P:
==> flow/design.v (excerpt) <==
module fifo #(
    parameter DATA_WIDTH = 16,
    parameter DEPTH = 64, 
    parameter ALMOST_FULL_THRESH = 56,
    parameter ALMOST_EMPTY_THRESH = 8
)(
    input                   clk,
    input                   rst_n,        
    input                   wr_en,
    input  [DATA_WIDTH-1:0] wr_data,
    input                   rd_en,
    output reg [DATA_WIDTH-1:0] rd_data,
    output                  full,
    output                  empty,
    output                  almost_full,
    output                  almost_empty,
    output                  overflow_err,
    output                  underflow_err,
    output [DATA_WIDTH-1:0] fifo_count
);
    function integer clog2;
        input integer value;
        integer i;
        begin
            clog2 = 0;
            for (i = value-1; i > 0; i = i >> 1)
                clog2 = clog2 + 1;
        end
    endfunction
    localparam ADDR_WIDTH = clog2(DEPTH);
    reg [DATA_WIDTH-1:0] mem [0:DEPTH-1];
    reg [ADDR_WIDTH-1:0] write_pointer;    
    reg [ADDR_WIDTH-1:0] read_pointer;     
    reg [clog2(DEPTH+1)-1:0] count;        
    reg overflow_flag, underflow_flag;
    assign full         = (count == DEPTH);
    assign empty        = (count == 0);
    assign almost_full  = (count >= ALMOST_FULL_THRESH);
    assign almost_empty = (count <= ALMOST_EMPTY_THRESH);
    assign overflow_err = overflow_flag;
    assign underflow_err= underflow_flag;
    assign fifo_count   = count;
    always @(posedge clk) begin
        if (wr_en && !full)
  ...
Size in the first run: roughly 58 I/O pins.
clock: 1.73 ns
lec_check: 0
abc_area: 1
cap_margin: 20
core_margin: 2
core_utilization: 72
cts_cluster_size: 74
place_density_lb_addon: 0.0
setup_slack_margin: 0.51
slew_margin: 20
run.sh (not shown) runs the stock make flow with config.mk's settings and CLKGATE_MAP_FILE=.
P finished every stage; the final checks, however, were not passed, the failures being negative setup slack.
For Q, these inputs were changed with respect to P:
# P
export LEC_CHECK = 0
export ABC_AREA = 1
export CAP_MARGIN = 20
export CORE_MARGIN = 2
export CORE_UTILIZATION = 72
export CTS_CLUSTER_SIZE = 74
export PLACE_DENSITY_LB_ADDON = 0.0
export SETUP_SLACK_MARGIN = 0.51
export SLEW_MARGIN = 20
create_clock -name core_clock -period 1.73 [get_ports {clk}]
# Q
export LEC_CHECK = 0
export CAP_MARGIN = 20
export CORE_MARGIN = 2
export CORE_UTILIZATION = 39
export PLACE_DENSITY = 0.6
export SLEW_MARGIN = 20
create_clock -name core_clock -period 3.12 [get_ports {clk}]
--- outcome ---
For P, the library cell contributing the largest single delay on the critical path was sky130_fd_sc_hd__dfrtp_4, unlike Q, where it was sky130_fd_sc_hd__or4_4.
Taking P as the reference, in Q total power saw a decrease; placement-stage cell area decreased by 0.0043 mm^2 relative to the old numbers; logic depth of the worst setup path including buffers lower.
Summary of the comparison: non-clock buffer count is lower in Q, relative to P.
Q — worst setup margin 0.81 ns higher, P as reference
Across P and Q, a clean result was obtained everywhere but in P.
In P the implementation completed, yet the final layout does not meet the checks, the culprit being negative setup slack.
> inputs changed (Q -> R)
# Q
export LEC_CHECK = 0
export CAP_MARGIN = 20
export CORE_MARGIN = 2
export CORE_UTILIZATION = 39
export PLACE_DENSITY = 0.6
export SLEW_MARGIN = 20
create_clock -name core_clock -period 3.12 [get_ports {clk}]
# R
export LEC_CHECK = 0
export ABC_AREA = 1
export CAP_MARGIN = 20
export CELL_PAD_IN_SITES_DETAIL_PLACEMENT = 0
export CELL_PAD_IN_SITES_GLOBAL_PLACEMENT = 0
export CORE_ASPECT_RATIO = 1.06
export CORE_MARGIN = 2
export CORE_UTILIZATION = 66
export SETUP_SLACK_MARGIN = -0.17
export SLEW_MARGIN = 20
create_clock -name core_clock -period 2.28 [get_ports {clk}]
Findings:
- Of Q and R, only Q finishes the flow clean.
- [R] flow finished | final checks: failed | reasons: negative setup slack
- The post-synthesis cell area of R was inferior to that of Q.
- From Q to R, worst-case clock buffer depth did not move at all.
- Of R and Q, it is R that has the higher relative slew slack.
- Looking at highest-power group, the combinational cells result is from R; the sequential cells one comes from Q.
- Re fraction of power consumed by combinational cells: Q was lower than R.
- Final setup TNS: R vs Q down 0.94 ns
- Looking only at filler cell count, and setting everything else aside, the lower value of R and Q goes to R.
- Total length of routed met3 wires: R > Q
- Worst setup slack: higher on Q
The inputs of S differ from those of R as listed below.
# R
export LEC_CHECK = 0
export ABC_AREA = 1
export CAP_MARGIN = 20
export CELL_PAD_IN_SITES_DETAIL_PLACEMENT = 0
export CELL_PAD_IN_SITES_GLOBAL_PLACEMENT = 0
export CORE_ASPECT_RATIO = 1.06
export CORE_MARGIN = 2
export CORE_UTILIZATION = 66
export SETUP_SLACK_MARGIN = -0.17
export SLEW_MARGIN = 20
create_clock -name core_clock -period 2.28 [get_ports {clk}]
# S
export LEC_CHECK = 0
export ABC_AREA = 1
export CAP_MARGIN = 20
export CELL_PAD_IN_SITES_DETAIL_PLACEMENT = 0
export CELL_PAD_IN_SITES_GLOBAL_PLACEMENT = 1
export CORE_MARGIN = 2
export CORE_UTILIZATION = 57
export GPL_ROUTABILITY_DRIVEN = 0
export PLACE_DENSITY_LB_ADDON = 0.14
export SETUP_SLACK_MARGIN = 0.63
export SLEW_MARGIN = 20
export TNS_END_PERCENT = 95
create_clock -name core_clock -period 2.28 [get_ports {clk}]
## What came out
Per the final summary, S finished and its layout is clean on timing, DRC and antenna.
In the tables for R and S, share of total power in combinational logic reads lower with R.
[compare] base=R new=S: met1 routing resource usage after global routing went down, final-layout setup total negative slack rose by 0.94 ns, maximum number of pins on one net before global-route repair saw a decrease.
On standard cell area after detailed placement: between R and S, it ends up lower for R.
Core util | S vs R | S lower
Setup slack: S more than R
The lower power density normalized to cell area of R and S is in R.
~same flip-flop and latch area in R and S

Starting RTL as in the previous note.
make LEC_CHECK=0 CAP_MARGIN=20 CORE_MARGIN=2 CORE_UTILIZATION=40 PLACE_DENSITY=0.6 SLEW_MARGIN=20 finish   # period 3.12 ns
The first run produced a clean layout.
Then changed:
ABC_AREA = 1   (was default)
CELL_PAD_IN_SITES_DETAIL_PLACEMENT = 0   (was default)
CELL_PAD_IN_SITES_GLOBAL_PLACEMENT = 0   (was default)
CORE_UTILIZATION = 72   (was 40)
CTS_CLUSTER_SIZE = 76   (was default)
PLACE_DENSITY = 0.65   (was 0.6)
SETUP_SLACK_MARGIN = 0.31   (was default)
clock period = 1.76 ns   (was 3.12 ns; I/O delays follow)
- Now the flow finished but failed the layout checks on negative setup slack
- critical path depth rose by 10
- flip-flop count stays the same
- total power grows by about 130%
- register-to-register slack degrades by 0.71 ns
Then changed:
SETUP_SLACK_MARGIN = -0.14   (was 0.31)
clock period = 2.15 ns   (was 1.76 ns; I/O delays follow)
The changed run ran to the end with violations: negative setup slack.
Hold slack improves by 0.10 ns.
Final area falls by 4.5%.
Register-to-register slack gets better by 0.31 ns.
Wire length falls by 8.1%.
Non-clock buffer count shrinks by 87.
Clock-buffer cell count drops by 7.
Synthesized cell count stays the same.
Die size does not change.
Critical path depth drops by 1.
Then changed:
CAP_MARGIN = 5   (was 20)
HOLD_SLACK_MARGIN = -0.09   (was default)
SETUP_SLACK_MARGIN = 0.31   (was -0.14)
clock period = 1.76 ns   (was 2.15 ns; I/O delays follow)
The changed run reached the layout checks and failed them: negative setup slack.
Power goes up by about 30%.
Hold slack loses 0.10 ns.
Cell area went up by about 5%.
Synthesized area is unchanged.
Non-clock buffer count rises by 87.
Worst setup slack loses 0.31 ns.
Maximum frequency went up by 3.4%.
Core utilization climbs by 4.1 points.
Global-route usage grows by 1.6 points.
Routed wire length rose by 8.8%.
Via count went up by 5.1%.
Then changed:
ABC_AREA = 0   (was 1)
CAP_MARGIN = 20   (was 5)
CTS_CLUSTER_SIZE = 37   (was 76)
HOLD_SLACK_MARGIN = default   (was -0.09)
SETUP_SLACK_MARGIN = 0.35   (was 0.31)
clock period = 1.74 ns   (was 1.76 ns; I/O delays follow)
=> Now the flow completed and failed the layout checks on max-capacitance violations, max-slew violations, negative setup slack; worst setup slack degrades by 1.3 ns; sequential cell count stays the same; maximum frequency decreases by 36%; cell area decreases by 6.8%; wire length increases by 8.7%; sequential power increases by about 2%.
Then changed:
ABC_AREA = 1   (was 0)
CORE_ASPECT_RATIO = 1.06   (was default)
CORE_UTILIZATION = 69   (was 72)
CTS_CLUSTER_SIZE = 31   (was 37)
PLACE_DENSITY = default   (was 0.65)
SETUP_SLACK_MARGIN = -0.17   (was 0.35)
clock period = 1.87 ns   (was 1.74 ns; I/O delays follow)
With this change the flow finished but fails on negative setup slack.
Final area rose by 4.9%.
Die area rose by about 14%.
Routed wire length fell by about 14%.
Hold slack degrades by 0.015 ns.

Starting RTL as in the previous note.
clock: 4.42 ns
lec_check: 0
abc_area: 0
cap_margin: 20
cell_pad_in_sites_detail_placement: 2
core_aspect_ratio: 1.03
core_margin: 3
core_utilization: 40
gpl_timing_driven: 1
hold_slack_margin: -0.01
min_routing_layer: met2
setup_slack_margin: -0.31
slew_margin: 20
tns_end_percent: 60
The starting point completed, yet does not pass: capacitance limit, slew limit.
Rerun with:
ABC_AREA = 1   (was 0)
CELL_PAD_IN_SITES_DETAIL_PLACEMENT = default   (was 2)
CELL_PAD_IN_SITES_GLOBAL_PLACEMENT = 2   (was default)
CORE_ASPECT_RATIO = default   (was 1.03)
CORE_MARGIN = 2   (was 3)
CTS_CLUSTER_DIAMETER = 102   (was default)
GPL_ROUTABILITY_DRIVEN = 0   (was default)
GPL_TIMING_DRIVEN = default   (was 1)
HOLD_SLACK_MARGIN = default   (was -0.01)
MIN_ROUTING_LAYER = default   (was met2)
PLACE_DENSITY = 0.6   (was default)
SETUP_SLACK_MARGIN = default   (was -0.31)
SLEW_MARGIN = 40   (was 20)
clock period = 3.3 ns   (was 4.42 ns; I/O delays follow)
Result: The new run produced a clean layout; routed wire length shrinks by 3.8%; design area is higher by 8.5%; clock power rises by 31%; register-to-register slack is better by 380 ps; final cell count went up by about 60%; power climbs by about 40%; core utilization went down by 0.53 points; worst setup slack improved by 210 ps.
Rerun with:
ABC_AREA = default   (was 1)
CAP_MARGIN = 15   (was 20)
CELL_PAD_IN_SITES_GLOBAL_PLACEMENT = default   (was 2)
CORE_UTILIZATION = 70   (was 40)
CTS_CLUSTER_DIAMETER = 374   (was 102)
CTS_CLUSTER_SIZE = 14   (was default)
GPL_ROUTABILITY_DRIVEN = default   (was 0)
SETUP_SLACK_MARGIN = -0.18   (was default)
SLEW_MARGIN = 20   (was 40)
TNS_END_PERCENT = default   (was 60)
clock period = 1.84 ns   (was 3.3 ns; I/O delays follow)
Now the flow produced a layout that fails on setup timing.
First-iteration DRC count climbs by 9.4%.
Cell count drops by 46%.
Synthesized area drops by 8.5%.
Rerun with:
ABC_AREA = 1   (was default)
CAP_MARGIN = 20   (was 15)
CORE_UTILIZATION = 72   (was 70)
CTS_CLUSTER_DIAMETER = default   (was 374)
CTS_CLUSTER_SIZE = 71   (was 14)
PLACE_DENSITY = default   (was 0.6)
PLACE_DENSITY_LB_ADDON = 0.0   (was default)
SETUP_SLACK_MARGIN = 0.51   (was -0.18)
clock period = 1.73 ns   (was 1.84 ns; I/O delays follow)
What happened: The new run finished but failed the layout checks on setup timing; via count goes up by 53%; setup slack improves by 300 ps; register-to-register slack improves by 300 ps; sequential cell count stays the same; total power came out higher by 32%; combinational power is higher by 62%; sequential share of layout area came out lower by 7.4 points; global-route usage climbs by 2.6 points; worst hold slack degrades by 130 ps; utilization came out higher by 5.0 points; count of clock-buffer cells in the layout came out higher by 23.

run A:
The RTL this note starts from:
==> flow/design.v <==
`timescale 1ns / 1ps
module fifo #(
    parameter DATA_WIDTH = 16,
    parameter DEPTH = 64, 
    parameter ALMOST_FULL_THRESH = 56,
    parameter ALMOST_EMPTY_THRESH = 8
)(
    input                   clk,
    input                   rst_n,        
    input                   wr_en,
    input  [DATA_WIDTH-1:0] wr_data,
    input                   rd_en,
    output reg [DATA_WIDTH-1:0] rd_data,
    output                  full,
    output                  empty,
    output                  almost_full,
    output                  almost_empty,
    output                  overflow_err,
    output                  underflow_err,
    output [DATA_WIDTH-1:0] fifo_count
);
    function integer clog2;
        input integer value;
        integer i;
        begin
            clog2 = 0;
            for (i = value-1; i > 0; i = i >> 1)
                clog2 = clog2 + 1;
        end
    endfunction
    localparam ADDR_WIDTH = clog2(DEPTH);
    reg [DATA_WIDTH-1:0] mem [0:DEPTH-1];
    reg [ADDR_WIDTH-1:0] write_pointer;    
    reg [ADDR_WIDTH-1:0] read_pointer;     
    reg [clog2(DEPTH+1)-1:0] count;        
    reg overflow_flag, underflow_flag;
    assign full         = (count == DEPTH);
    assign empty        = (count == 0);
    assign almost_full  = (count >= ALMOST_FULL_THRESH);
    assign almost_empty = (count <= ALMOST_EMPTY_THRESH);
    assign overflow_err = overflow_flag;
    assign underflow_err= underflow_flag;
    assign fifo_count   = count;
    always @(posedge clk) begin
        if (wr_en && !full)
            mem[write_pointer] <= wr_data;
    end
    always @(posedge clk or negedge rst_n) begin
        if (!rst_n) begin
            write_pointer <= 0;
        end else if (wr_en) begin
            if (!full) begin
                write_pointer <= write_pointer + 1'b1;
            end
        end
    end
    always @(posedge clk or negedge rst_n) begin
        if (!rst_n) begin
            read_pointer <= 0;
            rd_data <= 0;
        end else if (rd_en) begin
            if (!empty) begin
                rd_data <= mem[read_pointer];
                read_pointer <= read_pointer + 1'b1;
            end
        end
    end
    always @(posedge clk or negedge rst_n) begin
        if (!rst_n) begin
            count <= 0;
        end else begin
            case ({wr_en && !full, rd_en && !empty})
                2'b10: count <= count + 1'b1; 
                2'b01: count <= count - 1'b1;
                default: count <= count;      
            endcase
        end
    end
    always @(posedge clk or negedge rst_n) begin
        if (!rst_n) begin
            overflow_flag  <= 1'b0;
            underflow_flag <= 1'b0;
        end else begin
            if (wr_en && full)
                overflow_flag <= 1'b1;
            else if (overflow_flag && rd_en && !empty)
                overflow_flag <= 1'b0;
            if (rd_en && empty)
                underflow_flag <= 1'b1;
            else if (underflow_flag && wr_en && !full)
                underflow_flag <= 1'b0;
        end
    end
endmodule
clock: 2.28 ns
lec_check: 0
abc_area: 0
cap_margin: 20
cell_pad_in_sites_detail_placement: 0
cell_pad_in_sites_global_placement: 1
core_margin: 7
core_utilization: 57
cts_cluster_diameter: 126
gpl_routability_driven: 0
max_routing_layer: met4
place_density_lb_addon: 0.14
slew_margin: 20
tns_end_percent: 95
Although it ran to completion, run A produced a layout that fails the final checks because of setup timing.
What run B does differently from run A at the input level:
Settings: removing CTS_CLUSTER_DIAMETER (formerly 126); setting SETUP_SLACK_MARGIN to 0.05 for the first time; changing CORE_MARGIN from 7 to 4; removing MAX_ROUTING_LAYER (formerly met4).
### Flow results
Final checks on run B, whose flow otherwise completed, came back failing, citing setup timing. Summary of run B over run A: average vias per placed instance neither gained nor lost much, full die area has decreased, design area rose 0.0010 sq mm.
> inputs changed (run B -> run C)
Settings: a deleted GPL_ROUTABILITY_DRIVEN that had been 0; an added CTS_CLUSTER_DIAMETER of 27; a change of SETUP_SLACK_MARGIN from 0.05 to 0.59; a change of CELL_PAD_IN_SITES_GLOBAL_PLACEMENT from 1 to 0; a change of ABC_AREA from 0 to 1; a change of CORE_UTILIZATION from 57 to 66; a deleted TNS_END_PERCENT that had been 95; a deleted PLACE_DENSITY_LB_ADDON that had been 0.14; a change of CORE_MARGIN from 4 to 2; an added CORE_ASPECT_RATIO of 1.06.
Findings:
From the logs: run C reached the end of the flow and failed the layout checks with setup timing.
Re number of H-tree levels: run B and run C aren't equal, and the lower value belongs to run B.
Run C: area after synthesis is 0.0038 sq mm higher than what run B reported.
Detailed-route wire length (run B / run C): 0.66
Run B reports its main combinational cell family by area after synthesis as multiplexers while run C reports simple AND/OR/NAND/NOR gates.
Reported for run B and run C, TritonCTS sink count turned out identical to the last digit.
Re portion of total power attributed to the clock network: run B was lower than run C.
Run B → run C: footprint of the multi-input gates up 0.0030 sq mm, non-clock buffer count down about 4%, area share of buffers outside the clock network up 0.32 points, maximum root-to-sink buffer count flat.
In the reports for run B and run C, the smaller simple-gate share of the synthesized area belongs to run B.
Relative to run B, the final cell area reported for run C is higher.
Power and IR drop assume default switching activity.
